==> inputs of run M <==
==> flow/design.v <==
module processor
(
	output reg w_en,
	output reg done,
	output reg [7:0] addr,
	output reg [31:0] data_out,
	input clk,
	input rst_n,
	input start,
	input [31:0] data_in
);
	parameter RESET = 3'd0;
	parameter READ_DATA = 3'd1;
	parameter READ_INSTRUCTON = 3'd2;
	parameter DELAY = 3'd3;
	parameter EXECUTE = 3'd4;
	parameter ADD = 3'd0;
	parameter SUB = 3'd1;
	parameter MUL = 3'd2;
	parameter TR = 3'd3;
	parameter DET = 3'd4;
	reg [2:0] cs,ns;
	reg [1:0] read_data_counter;
	reg [3:0] a11,a12,a21,a22,b11,b12,b21,b22;
	always@(posedge clk or negedge rst_n)begin
		if(~rst_n) cs <= RESET;
		else cs <= ns;
	end
	always@(*)begin
		case(cs)
			RESET : ns = (start & rst_n) ? READ_DATA : RESET;
			READ_DATA : ns = (read_data_counter == 2) ? READ_INSTRUCTON : READ_DATA;
			READ_INSTRUCTON : ns = DELAY;
			DELAY : ns = EXECUTE;
			EXECUTE : ns = RESET;
			default : ns = RESET;
		endcase
	end
	always@(posedge clk or negedge rst_n)begin
		if(~rst_n)begin
			done <= 0;
			w_en <= 0;
			addr <= 8'd255;
			data_out <= 0;
			read_data_counter <= 0;
			a11 <= 0;
			a12 <= 0;
			a21 <= 0; 
			a22 <= 0;
			b11 <= 0;
			b12 <= 0;
			b21 <= 0;
			b22 <= 0;	
		end
		else begin
			case(ns)
				RESET : begin
					done <= 0;
					w_en <= 0;
					addr <= 8'd255;
					data_out <= 0;
					read_data_counter <= 0;
					a11 <= 0;
					a12 <= 0;
					a21 <= 0; 
					a22 <= 0;
					b11 <= 0;
					b12 <= 0;
					b21 <= 0;
					b22 <= 0;
				end
				READ_DATA : begin
					done <= 0;
					w_en <= 0;
					addr <= 8'd255;
					data_out <= 0;
					read_data_counter <= read_data_counter + 1;
					a11 <= data_in[3:0];
					a12 <= data_in[7:4];
					a21 <= data_in[11:8]; 
					a22 <= data_in[15:12];
					b11 <= data_in[19:16];
					b12 <= data_in[23:20];
					b21 <= data_in[27:24];
					b22 <= data_in[31:28];
				end
				READ_INSTRUCTON : begin
					done <= 0;
					w_en <= 0;
					addr <= 0;
					data_out <= 0;
					read_data_counter <= 0;
					a11 <= a11;
					a12 <= a12;
					a21 <= a21; 
					a22 <= a22;
					b11 <= b11;
					b12 <= b12;
					b21 <= b21;
					b22 <= b22;
				end
				DELAY : begin
					done <= done;
					w_en <= w_en;
					addr <= addr;
					data_out <= 0;
					read_data_counter <= 0;
					a11 <= a11;
					a12 <= a12;
					a21 <= a21; 
					a22 <= a22;
					b11 <= b11;
					b12 <= b12;
					b21 <= b21;
					b22 <= b22;
				end
				EXECUTE : begin
					addr <= data_in[7:0];
					read_data_counter <= read_data_counter;
					a11 <= a11;
					a12 <= a12;
					a21 <= a21; 
					a22 <= a22;
					b11 <= b11;
					b12 <= b12;
					b21 <= b21;
					b22 <= b22;
					case(data_in[31:29])
						ADD : begin
							done <= 1;
							w_en <= 1;
							data_out [7:0] <= $signed(a11) + $signed(b11);
							data_out [15:8] <= $signed(a12) + $signed(b12);
							data_out [23:16] <= $signed(a21) + $signed(b21);
							data_out [31:24] <= $signed(a22) + $signed(b22);
						end
						SUB : begin
							done <= 1;
							w_en <= 1;
							data_out [7:0] <= $signed(a11) - $signed(b11);
							data_out [15:8] <= $signed(a12) - $signed(b12);
							data_out [23:16] <= $signed(a21) - $signed(b21);
							data_out [31:24] <= $signed(a22) - $signed(b22);
						end
						MUL : begin
							done <= 1;
							w_en <= 1;
							data_out [7:0] <= ($signed(a11) * $signed(b11)) + ($signed(a12) * $signed(b21));
							data_out [15:8] <= ($signed(a11) * $signed(b12)) + ($signed(a12) * $signed(b22));
							data_out [23:16] <= ($signed(a21) * $signed(b11)) + ($signed(a22) * $signed(b21));
							data_out [31:24] <= ($signed(a21) * $signed(b12)) + ($signed(a22) * $signed(b22));
						end
						TR : begin
							done <= 1;
							w_en <= 1;
							data_out [7:0] <= {a11[3],a11[3],a11[3],a11[3],a11};
							data_out [15:8] <= {a21[3],a21[3],a21[3],a21[3],a21};
							data_out [23:16] <= {a12[3],a12[3],a12[3],a12[3],a12};
							data_out [31:24] <= {a22[3],a22[3],a22[3],a22[3],a22};
						end
						DET : begin
							done <= 1;
							w_en <= 1;
							data_out <= ($signed(a11) * $signed(a22)) - ($signed(a12) * $signed(a21));
						end
						default : begin
							done <= 0;
							w_en <= 0;
						end
					endcase
				end
			endcase
		end
	end
endmodule
==> flow/run.sh <==
#!/bin/bash
# the make line also repeats each setting of config.mk as NAME=value (left out here)
make -C /OpenROAD-flow-scripts/flow DESIGN_CONFIG=/design/flow/config.mk WORK_HOME=/design/flow/orfs CLKGATE_MAP_FILE= finish
==> flow/config.mk <==
export PLATFORM = sky130hd
export DESIGN_NAME = processor
export DESIGN_NICKNAME = processor
export VERILOG_FILES = /design/flow/design.v
export SDC_FILE = /design/flow/constraint.sdc
export NUM_CORES = 4
export LEC_CHECK = 0
export CAP_MARGIN = 20
export CORE_MARGIN = 3
export CORE_UTILIZATION = 54
export CTS_CLUSTER_DIAMETER = 307
export CTS_CLUSTER_SIZE = 100
export HOLD_SLACK_MARGIN = -0.06
export PLACE_DENSITY = 0.37
export SLEW_MARGIN = 20
export TNS_END_PERCENT = 15
==> flow/constraint.sdc <==
create_clock -name core_clock -period 7.0 [get_ports {clk}]
set_input_delay 1.4000 -clock core_clock [delete_from_list [all_inputs] [get_ports {clk}]]
set_output_delay 1.4000 -clock core_clock [all_outputs]
set_load 0.01 [all_outputs]
==> run E: changes against run M <==
==> flow/config.mk (replaced) <==
export PLATFORM = sky130hd
export DESIGN_NAME = processor
export DESIGN_NICKNAME = processor
export VERILOG_FILES = /design/flow/design.v
export SDC_FILE = /design/flow/constraint.sdc
export NUM_CORES = 4
export LEC_CHECK = 0
export CAP_MARGIN = 20
export CORE_MARGIN = 2
export CORE_UTILIZATION = 58
export CTS_CLUSTER_DIAMETER = 102
export GPL_ROUTABILITY_DRIVEN = 0
export GPL_TIMING_DRIVEN = 1
export PLACE_DENSITY = 0.37
export SLEW_MARGIN = 20
==> flow/constraint.sdc (replaced) <==
create_clock -name core_clock -period 4.46 [get_ports {clk}]
set_input_delay 0.8920 -clock core_clock [delete_from_list [all_inputs] [get_ports {clk}]]
set_output_delay 0.8920 -clock core_clock [all_outputs]
set_load 0.01 [all_outputs]
==> notes <==
Run E finished with negative setup slack left. Run M completed without violations. Flip-flop count is the same in run M and run E. In synthesized cell count, run M and run E do not differ. Cell count: run M is lower than run E (about 5%). Of run M and run E, run E has the higher clock-buffer cell count (gap 1). In run E the utilization is higher than in run M, by 8.5 points. Of run E and run M, run M has the higher first-iteration DRC count (gap 25%, measured against run M). Against run E, the global-route usage of run M is lower by 3.8 points. In clock skew, run M and run E hardly differ. In run M the critical path depth is higher than in run E, by 3.
==> figures <==
Result of the run: run M complete, no violations; run E failed layout checks
Reasons for failing layout checks: run M -; run E negative setup slack
Power group with the highest consumption: run M the clock network; run E sequential cells
Share of total power in combinational logic: run M 7.1%; run E 7.6%
Uppermost layer routed: run M met4; run E met5
Static leakage: run M 6.448 nW; run E 6.915 nW
Clock buf count: run M 10; run E 11
Layout filler cell count: run M 1848; run E 1612
Metal3 WL: run M 2851 µm; run E 2750 µm
Worst slew slack as a fraction of its limit: run M 34.04%; run E 31.69%
Internal reg-to-reg setup slack: run M 1.48 ns; run E -0.11 ns
Via count: run M 8992; run E 9530
Worst reg2reg path endpoint: run M data_out[15]$_DFFE_PN0P_; run E data_out[19]$_DFFE_PN0P_
Number of standard cells in the layout, taps in and fillers out: run M 1632; run E 1714
FP Rows: run M 52; run E 51
DRC violation total after the first TritonRoute iteration: run M 742; run E 558
Number of cells on the worst reg-to-reg path: run M 19; run E 16
Reg-to-reg startpoint: run M a22[3]$_DFFE_PN0P_; run E a11[3]$_DFFE_PN0P_
Termination of the worst setup path: run M data_out[15]$_DFFE_PN0P_; run E data_out[19]$_DFFE_PN0P_
Crit path max-delay cell type: run M dfrtp_1; run E fa_1
WP depth: run M 19; run E 16
Power figures rest on the tool's default switching activity, not on a simulated workload.
